## uart_rx
module uart_rx
  #(parameter CLKS_PER_BIT = 104)
  (
   input        i_Clock,
   input        i_Rst,
   input        i_Rx_Serial,
   output reg [15:0] o_Rx_Byte,
  output reg square_wave,
  output reg pin1,
  output  reg pin2
  );
  parameter s_IDLE         = 3'b000;
  parameter s_RX_START_BIT = 3'b001;
  parameter s_RX_DATA_BITS = 3'b010;
  parameter s_RX_STOP_BIT  = 3'b011;
  parameter s_CLEANUP      = 3'b100;
  reg  [7:0] data_check;
  reg [7:0] first_8bit;
  reg [7:0] second_8bit;
  reg           r_Rx_Data_R;
  reg           r_Rx_Data;
  reg [15:0]     r_Clock_Count;
  reg [4:0]     r_Bit_Index;  
  reg [15:0]     r_Rx_Byte;
  reg [2:0]     r_SM_Main;
wire [60:0] distZ = 61'hFFFFFFFFFFFFFF;
reg [23:0] counter;
reg toggle;
reg toggle_n;
wire [23:0] store;
wire [15:0] distA;
reg [15:0] distB;
reg stop;
reg [15:0] rpm;
assign distA =40*distZ;
assign store = (rpm == 16'd0) ? 24'hFFFFFF : (18 * 100000)/ rpm;
  always @(posedge i_Clock)
  ...
For scale: ~4900 cells after synthesis, ~110 flip-flops, ~29000 um^2 of cells after synthesis.
clock: 123.0 ns
lec_check: 0
abc_area: 1
cap_margin: 5
core_aspect_ratio: 1.44
core_margin: 2
core_utilization: 40
cts_cluster_size: 88
slew_margin: 10
run.sh (not shown) runs the stock make flow with config.mk's settings and CLKGATE_MAP_FILE=.
Then changed:
--- a/flow/config.mk
+++ b/flow/config.mk
@@ -8,7 +8,12 @@
 export ABC_AREA = 1
 export CAP_MARGIN = 5
+export CELL_PAD_IN_SITES_GLOBAL_PLACEMENT = 2
 export CORE_ASPECT_RATIO = 1.44
 export CORE_MARGIN = 2
-export CORE_UTILIZATION = 40
+export CORE_UTILIZATION = 48
 export CTS_CLUSTER_SIZE = 88
+export GPL_ROUTABILITY_DRIVEN = 0
+export GPL_TIMING_DRIVEN = 0
+export MAX_ROUTING_LAYER = met4
+export PLACE_DENSITY = 0.55
 export SLEW_MARGIN = 10
- The changed run ended with an error in global placement (3_3_place_gp) (GPL-0301)
- die size is lower by 16%
- synthesized cell count does not change
- area after synthesis does not change
Then changed:
==> flow/config.mk (replaced) <==
export PLATFORM = sky130hd
export DESIGN_NAME = uart_rx
export DESIGN_NICKNAME = uart_rx
export VERILOG_FILES = /design/flow/design.v
export SDC_FILE = /design/flow/constraint.sdc
export NUM_CORES = 4
export LEC_CHECK = 0
export CAP_MARGIN = 35
export CORE_MARGIN = 2
export CORE_UTILIZATION = 54
export CTS_CLUSTER_SIZE = 69
export GPL_ROUTABILITY_DRIVEN = 0
export GPL_TIMING_DRIVEN = 0
export HOLD_SLACK_MARGIN = 0.01
export MAX_ROUTING_LAYER = met4
export MIN_ROUTING_LAYER = met2
export SLEW_MARGIN = 20
==> flow/constraint.sdc (replaced) <==
create_clock -name core_clock -period 152.0 [get_ports {i_Clock}]
set_input_delay 30.4000 -clock core_clock [delete_from_list [all_inputs] [get_ports {i_Clock}]]
set_output_delay 30.4000 -clock core_clock [all_outputs]
set_load 0.01 [all_outputs]
=> The changed run finished clean; synthesized cell count decreases by roughly a tenth; area after synthesis increases by a few percent; die size drops by a little under a tenth.
Then changed:
==> flow/config.mk (replaced) <==
export PLATFORM = sky130hd
export DESIGN_NAME = uart_rx
export DESIGN_NICKNAME = uart_rx
export VERILOG_FILES = /design/flow/design.v
export SDC_FILE = /design/flow/constraint.sdc
export NUM_CORES = 4
export LEC_CHECK = 0
export CAP_MARGIN = 20
export CORE_MARGIN = 2
export CORE_UTILIZATION = 28
export SLEW_MARGIN = 20
==> flow/constraint.sdc (replaced) <==
create_clock -name core_clock -period 100.0 [get_ports {i_Clock}]
set_input_delay 20.0000 -clock core_clock [delete_from_list [all_inputs] [get_ports {i_Clock}]]
set_output_delay 20.0000 -clock core_clock [all_outputs]
set_load 0.01 [all_outputs]
=>
- The changed run completed with no timing, DRC or antenna violations
- core utilization went down by 28 points
- design area went up slightly
- clock-buffer cell count went down by 2
Then changed:
--- a/flow/config.mk
+++ b/flow/config.mk
@@ -6,6 +6,11 @@
 export NUM_CORES = 4
 export LEC_CHECK = 0
-export CAP_MARGIN = 20
+export CAP_MARGIN = 35
+export CORE_ASPECT_RATIO = 0.5
 export CORE_MARGIN = 2
-export CORE_UTILIZATION = 28
+export CORE_UTILIZATION = 54
+export CTS_CLUSTER_DIAMETER = 96
+export CTS_CLUSTER_SIZE = 32
+export GPL_ROUTABILITY_DRIVEN = 0
 export SLEW_MARGIN = 20
+export TNS_END_PERCENT = 5
After rerunning:
- The new run finished clean
- wire length is higher by 2.7%
- global-route usage is higher by 17 points
- via count is higher by about 0.9%
Then changed:
==> flow/config.mk (replaced) <==
export PLATFORM = sky130hd
export DESIGN_NAME = uart_rx
export DESIGN_NICKNAME = uart_rx
export VERILOG_FILES = /design/flow/design.v
export SDC_FILE = /design/flow/constraint.sdc
export NUM_CORES = 4
export LEC_CHECK = 0
export ABC_AREA = 1
export CAP_MARGIN = 20
export CORE_MARGIN = 2
export CORE_UTILIZATION = 72
export SLEW_MARGIN = 20
What happened: Register-to-register slack gains 13000 ps; final area falls by 4.9%; clock skew shrinks by 5.4 ps; synthesized area is lower by about 3%.


Starting RTL as in the previous note.
==> flow/config.mk <==
export PLATFORM = sky130hd
export DESIGN_NAME = uart_rx
export DESIGN_NICKNAME = uart_rx
export VERILOG_FILES = /design/flow/design.v
export SDC_FILE = /design/flow/constraint.sdc
export NUM_CORES = 4
export LEC_CHECK = 0
export CAP_MARGIN = 20
export CORE_MARGIN = 2
export CORE_UTILIZATION = 40
export SLEW_MARGIN = 20
==> flow/constraint.sdc <==
create_clock -name core_clock -period 93.8 [get_ports {i_Clock}]
set_input_delay 18.7600 -clock core_clock [delete_from_list [all_inputs] [get_ports {i_Clock}]]
set_output_delay 18.7600 -clock core_clock [all_outputs]
set_load 0.01 [all_outputs]
Change:
CORE_ASPECT_RATIO = 0.5   (was not set)
GPL_ROUTABILITY_DRIVEN = 0   (was not set)
clock period = 100.0 ns   (was 93.8 ns; I/O delays follow)
=> The changed run finished with timing, DRC and antenna clean; first-iteration DRC count went up by 4.0%; wire length went up by 1.3%; worst setup slack gets better by 1.3 ns; die size is about the same.
Change:
CORE_ASPECT_RATIO = 1.85   (was 0.5)
CORE_UTILIZATION = 54   (was 40)
GPL_ROUTABILITY_DRIVEN = not set   (was 0)
=> Synthesized area stays the same; via count came out higher slightly; die size falls by a quarter to a third; setup slack got worse by 0.60 ns; wire length goes up by roughly a tenth.
Change:
CORE_ASPECT_RATIO = 1.2   (was 1.85)
CORE_UTILIZATION = 72   (was 54)
The new run passed the timing, design-rule and antenna checks.
Via count increases by about 1%.
Register-to-register slack is better by 0.68 ns.
Worst hold slack is better by 0.024 ns.
Wire length decreases by 16%.
Final area decreases by about 1%.
Synthesized area does not change.
Utilization increases by 19 points.
Change:
CORE_ASPECT_RATIO = 0.5   (was 1.2)
CORE_UTILIZATION = 54   (was 72)
GPL_ROUTABILITY_DRIVEN = 0   (was not set)
=>
- wire length increases by a little under a tenth
- utilization fell by 18 points
- clock-buffer cell count climbs by 1
- non-clock buffer count is unchanged
- critical path depth went down by 1
- worst hold slack got worse by 0.029 ns
- area after synthesis stays the same
- die area came out higher by a quarter to a third
- cell area went up slightly
- clock skew rises by 0.011 ns
Change:
CORE_UTILIZATION = 61   (was 54)
CTS_CLUSTER_DIAMETER = 96   (was not set)
CTS_CLUSTER_SIZE = 32   (was not set)
GPL_ROUTABILITY_DRIVEN = not set   (was 0)
TNS_END_PERCENT = 5   (was not set)
Outcome:
- first-iteration DRC count came out higher by 7.6%
- clock-buffer cell count came out lower by 2
- critical path depth came out higher by 5
- global-route usage came out higher by 2.9 points
- flip-flop count is unchanged
- design area came out lower by 0.60%
